==> flow/design.v <==
`timescale 1ns / 1ns
    localparam int PREGS   = 128;
    localparam int PREG_W  = $clog2(PREGS);    
    localparam int ROB_DEPTH = 16;
    localparam int ROB_PTR_W = $clog2(ROB_DEPTH);
    typedef enum logic [3:0] {
        NA,
        ADD,
        SUB,
        ANDD,
        ORR,
        RSHIFT,
        SLTIU,
        LUI
    } ALUCTRL;
    typedef enum logic [3:0] {
        NOFUNC,
        ALU,
        MEM,
        BRANCH
    } FUNCU;
    typedef enum logic {
        BHW,
        WORD
    } MEMDATATYPE;
    typedef enum logic {
        STORE,
        LOAD
    } LOADSTORE;
    typedef struct packed {
        logic [31:0] instr;
        logic [31:0] pc;
    } fetch_t;
    typedef struct packed {
        logic [31:0] instr;
        logic [31:0] pc;         
        logic [6:0]  opcode;
        logic [4:0]  rs1;        
        logic        rs1Used;
        logic [4:0]  rs2;
        logic        rs2Used;
        logic [4:0]  rd;
        logic        rdUsed;
        logic [31:0] imm;
        logic        immUsed;
        logic        spec;
        logic        lsType;     
        logic        loadStore;  
        logic        branch;
        logic        jump;
        logic        speculative;
        logic [3:0]  aluop;
        logic [3:0]  funcU;
    } decode_t;
    typedef struct packed {
        logic [PREG_W-1:0] rs1;
        logic [PREG_W-1:0] rs2;
        logic [PREG_W-1:0] rd;
        logic [PREG_W-1:0] old_rd;
        logic [4:0] arch_rd;
        logic [31:0] pc;
        logic [6:0]  opcode;
        logic [31:0] imm;
        logic        imm_used;
        logic        rd_used;
        logic [3:0]  aluop;
        logic [3:0]  funcU;
        logic [1:0]  load_store_type;    
        logic        speculative;
        logic        jump;
        logic        branch;
    } rename_t;
    typedef struct packed {
        logic        valid;
        logic        ready;
        logic [PREG_W-1:0] rs1;
        logic [PREG_W-1:0] rs2;
        logic [PREG_W-1:0] rd;
        logic [PREG_W-1:0] old_rd;
        logic [ROB_PTR_W-1:0] ROB_tag;
        logic [ROB_PTR_W-1:0] ROB_tag_clone;  
        logic [31:0] pc;
        logic [6:0]  opcode;
        logic [31:0] imm;
        logic        imm_used;
        logic        rd_used;
        logic [3:0]  aluop;
        logic [3:0]  funcU;
        logic [1:0]  load_store_type;
        logic        speculative;
        logic        jump;
        logic        branch;
        logic [31:0] rs1_val;
        logic [31:0] rs2_val;
        logic        rs1_rdy;
        logic        rs2_rdy;
        logic [6:0]  rs1_tag;    
        logic [6:0]  rs2_tag;
    } rs_entry_t;
    typedef rs_entry_t dispatch_t;
    typedef struct packed {
        logic        valid;
        logic        completed;
        logic        has_dest;
        logic [4:0]        arch_rd;
        logic [PREG_W-1:0] dest_preg;
        logic [PREG_W-1:0] old_preg;
        logic        is_branch;
        logic [31:0] pc;
    } rob_entry_t;
    typedef struct packed {
        logic [PREG_W-1:0] rd_addr;
        logic [31:0] rs1_val;
        logic rs1_used;
        logic [31:0] rs2_val;
        logic rs2_used;
        logic [31:0] imm_val;
        logic imm_used;
        logic [3:0] aluop;
        logic [ROB_PTR_W-1:0] ROB_tag;
    } alu_entry_t;
    typedef struct packed {
        logic [PREG_W-1:0] rd_addr;
        logic [31:0] rd_val;
        logic completed;
        logic [ROB_PTR_W-1:0] ROB_tag;
    } alu_out_t;
    typedef struct packed {
        logic [PREG_W-1:0] rd_addr;
        logic [31:0] rs1_val;
        logic rs1_used;
        logic [31:0] rs2_val;
        logic rs2_used;
        logic [31:0] imm_val;
        logic imm_used;
        logic jump;
        logic branch;
        logic [31:0] pc;
        logic took_branch;
        logic [ROB_PTR_W-1:0] ROB_tag;
    } branch_entry_t;
    typedef struct packed {
        logic [PREG_W-1:0] rd_addr;
        logic [31:0] rd_val;
        logic [31:0] dest_addr;
        logic branch_taken;  
        logic completed;
        logic mispredict;
        logic [ROB_PTR_W-1:0] ROB_tag;
    } branch_out_t;
    typedef struct packed {
        logic [PREG_W-1:0] rd_addr;
        logic [31:0] rs1_val;
        logic rs1_used;
        logic [31:0] rs2_val;
        logic rs2_used;
        logic [31:0] imm_val;
        logic imm_used;
        logic lsType;  
        logic loadStore;  
        logic [31:0] pc;
        logic [ROB_PTR_W-1:0] ROB_tag;
    } lsu_entry_t;
    typedef struct packed {
        logic [PREG_W-1:0] rd_addr; 
        logic [31:0] rd_val;
        logic completed;
        logic [ROB_PTR_W-1:0] ROB_tag;
    } lsu_out_t;
    typedef struct packed {
        logic [PREG_W-1:0] rd_addr;      
        logic [31:0]       rd_val;       
        logic              completed;    
        logic              mispredict;   
        logic [ROB_PTR_W-1:0] ROB_tag;  
        logic              branch_taken;  
        logic [31:0]       dest_addr;     
        logic [1:0]        src_fu;        
    } wb_packet_t;
    localparam int RS_ENTRY_W     = 204;    
    localparam int FETCH_T_W      = 64;
    localparam int DECODE_T_W     = 136;
    localparam int RENAME_T_W     = 119;
    localparam int ALU_OUT_T_W    = 44;
    localparam int BRANCH_OUT_T_W = 78;
    localparam int LSU_OUT_T_W    = 44;
`timescale 1ns / 1ns
module prioritydecoder 
#(
    parameter WIDTH = 4
)(
    input logic [WIDTH-1:0] in,
    output logic [$clog2(WIDTH)-1:0] out,
    output logic valid
);
    always_comb begin
        valid = 1'b0;
        out   = '0;
        for (int i = WIDTH-1; i >= 0; i--) begin
            if (in[i] && !valid) begin
                valid = 1'b1;
                out   = i[$clog2(WIDTH)-1:0];  
            end
        end
    end
endmodule
`timescale 1ns / 1ns
 `timescale 1ns / 1ns
module reservation_station #(
    parameter int  RS_DEPTH   = 8
)(
    input  logic      clk_i,
    input  logic      rst_i,
    input  logic      recover_i,
    input  logic      disp_valid_i,
    output logic      disp_ready_o,
    input  logic [RS_ENTRY_W-1:0] disp_entry_i,    
    output logic      issue_valid_o,
    input  logic      issue_ready_i,
    output logic [RS_ENTRY_W-1:0] issue_entry_o,   
    input  logic       cdb_valid_i,
    input  logic [6:0] cdb_tag_i
);
    logic [RS_ENTRY_W-1:0] entries [RS_DEPTH];      
    rs_entry_t rd_tmp;                  
    rs_entry_t nx_tmp;                  
    logic [RS_ENTRY_W-1:0] entries_n [RS_DEPTH];
    logic [RS_DEPTH-1:0] valid_vec;
    logic [RS_DEPTH-1:0] ready_vec;
    always_comb begin
        for (int i = 0; i < RS_DEPTH; i++) begin
            rd_tmp       = entries[i];
            valid_vec[i] = rd_tmp.valid;
            ready_vec[i] = rd_tmp.rs1_rdy & rd_tmp.rs2_rdy;  
        end
    end
    logic [RS_DEPTH-1:0] free_mask; 
    assign free_mask = ~valid_vec;
    logic [$clog2(RS_DEPTH)-1:0] free_idx;
    logic have_free;
    prioritydecoder #(.WIDTH(RS_DEPTH)) u_dec_free (
        .in   (free_mask),
        .out  (free_idx),
        .valid(have_free)
    );
    assign disp_ready_o = have_free && !recover_i;
    wire do_insert = disp_valid_i && disp_ready_o;
    logic [RS_DEPTH-1:0] issue_mask;
    assign issue_mask = valid_vec & ready_vec;
    logic [$clog2(RS_DEPTH)-1:0] issue_idx;
    logic have_issue;
    prioritydecoder #(.WIDTH(RS_DEPTH)) u_dec_issue (
        .in   (issue_mask),
        .out  (issue_idx),
        .valid(have_issue)
    );
    logic                          hold_valid;      
    rs_entry_t                      hold_entry;      
    logic [$clog2(RS_DEPTH)-1:0]    hold_idx;        
    wire cand_valid = have_issue && !recover_i;      
    wire do_issue   = issue_valid_o && issue_ready_i;  
    always_ff @(posedge clk_i or posedge rst_i) begin
        if (rst_i) begin
            hold_valid <= 1'b0;                     
            hold_entry <= '0;                       
            hold_idx   <= '0;                       
        end else if (recover_i) begin
            hold_valid <= 1'b0;
            hold_entry <= '0;
            hold_idx   <= '0;
        end else begin
            if (!hold_valid && cand_valid) begin    
                hold_valid <= 1'b1;                 
                hold_entry <= entries[issue_idx];   
                hold_idx   <= issue_idx;            
            end
            if (hold_valid && issue_ready_i) begin  
                hold_valid <= 1'b0;                 
            end
        end
    end
    assign issue_valid_o = hold_valid && !recover_i;       
    assign issue_entry_o = hold_valid ? hold_entry : '0;   
    always_comb begin
        for (int i = 0; i < RS_DEPTH; i++) begin
            nx_tmp = entries[i];
            if (cdb_valid_i && nx_tmp.valid) begin
                if (!nx_tmp.rs1_rdy && (nx_tmp.rs1_tag == cdb_tag_i))
                    nx_tmp.rs1_rdy = 1'b1;
                if (!nx_tmp.rs2_rdy && (nx_tmp.rs2_tag == cdb_tag_i))
                    nx_tmp.rs2_rdy = 1'b1;
            end
            if (do_insert && (free_idx == i)) begin
                nx_tmp       = disp_entry_i;
                nx_tmp.valid = 1'b1;
            end
            if (do_issue && !(do_insert && (hold_idx == free_idx)) && (hold_idx == i)) begin
                nx_tmp.valid   = 1'b0;
                nx_tmp.rs1_rdy = 1'b0;
                nx_tmp.rs2_rdy = 1'b0;
            end
            entries_n[i] = nx_tmp;
        end
    end
    always_ff @(posedge clk_i or posedge rst_i) begin
        if (rst_i) begin
            for (int i = 0; i < RS_DEPTH; i++) begin
                entries[i] <= '0;
            end
        end else if (recover_i) begin
            for (int i = 0; i < RS_DEPTH; i++) begin
                entries[i] <= '0;
            end
        end else begin
            for (int i = 0; i < RS_DEPTH; i++) begin
                entries[i] <= entries_n[i];
            end
        end
    end
endmodule
clock: 5.9 ns
lec_check: 0
cap_margin: 20
core_margin: 4
core_utilization: 36
place_density: 0.55
slew_margin: 20
run.sh (not shown) runs the stock make flow with config.mk's settings and CLKGATE_MAP_FILE=.
The baseline finished clean.
Rerun with:
Settings changed: ABC_AREA from default to 1, CORE_ASPECT_RATIO from default to 1.77, CORE_UTILIZATION 36 to 60, GPL_TIMING_DRIVEN from default to 0, HOLD_SLACK_MARGIN from default to 0.25, MAX_ROUTING_LAYER from default to met5.
Clock period 5.9 ns to 10.0 ns, I/O delays scaled along.
The new run finished with timing, DRC and antenna clean.
First-iteration DRC count fell by 5.0%.
Core utilization grows by 28 points.
Global-route usage goes up by 13 points.
Non-clock buffer count rises by 584.
Rerun with:
Settings changed: ABC_AREA 1 to default, CORE_ASPECT_RATIO 1.77 to default, CORE_UTILIZATION 60 to 59, CTS_CLUSTER_SIZE from default to 99, GPL_TIMING_DRIVEN 0 to default, HOLD_SLACK_MARGIN 0.25 to default, MAX_ROUTING_LAYER met5 to default.
Clock period 10.0 ns to 4.05 ns, I/O delays scaled along.
=> Count of clock-buffer cells in the layout came out higher by 76; routed wire length rose by 7.3%; design area rose by 1.9%; via count climbs by 4.8%; die area went up by 5.6%.
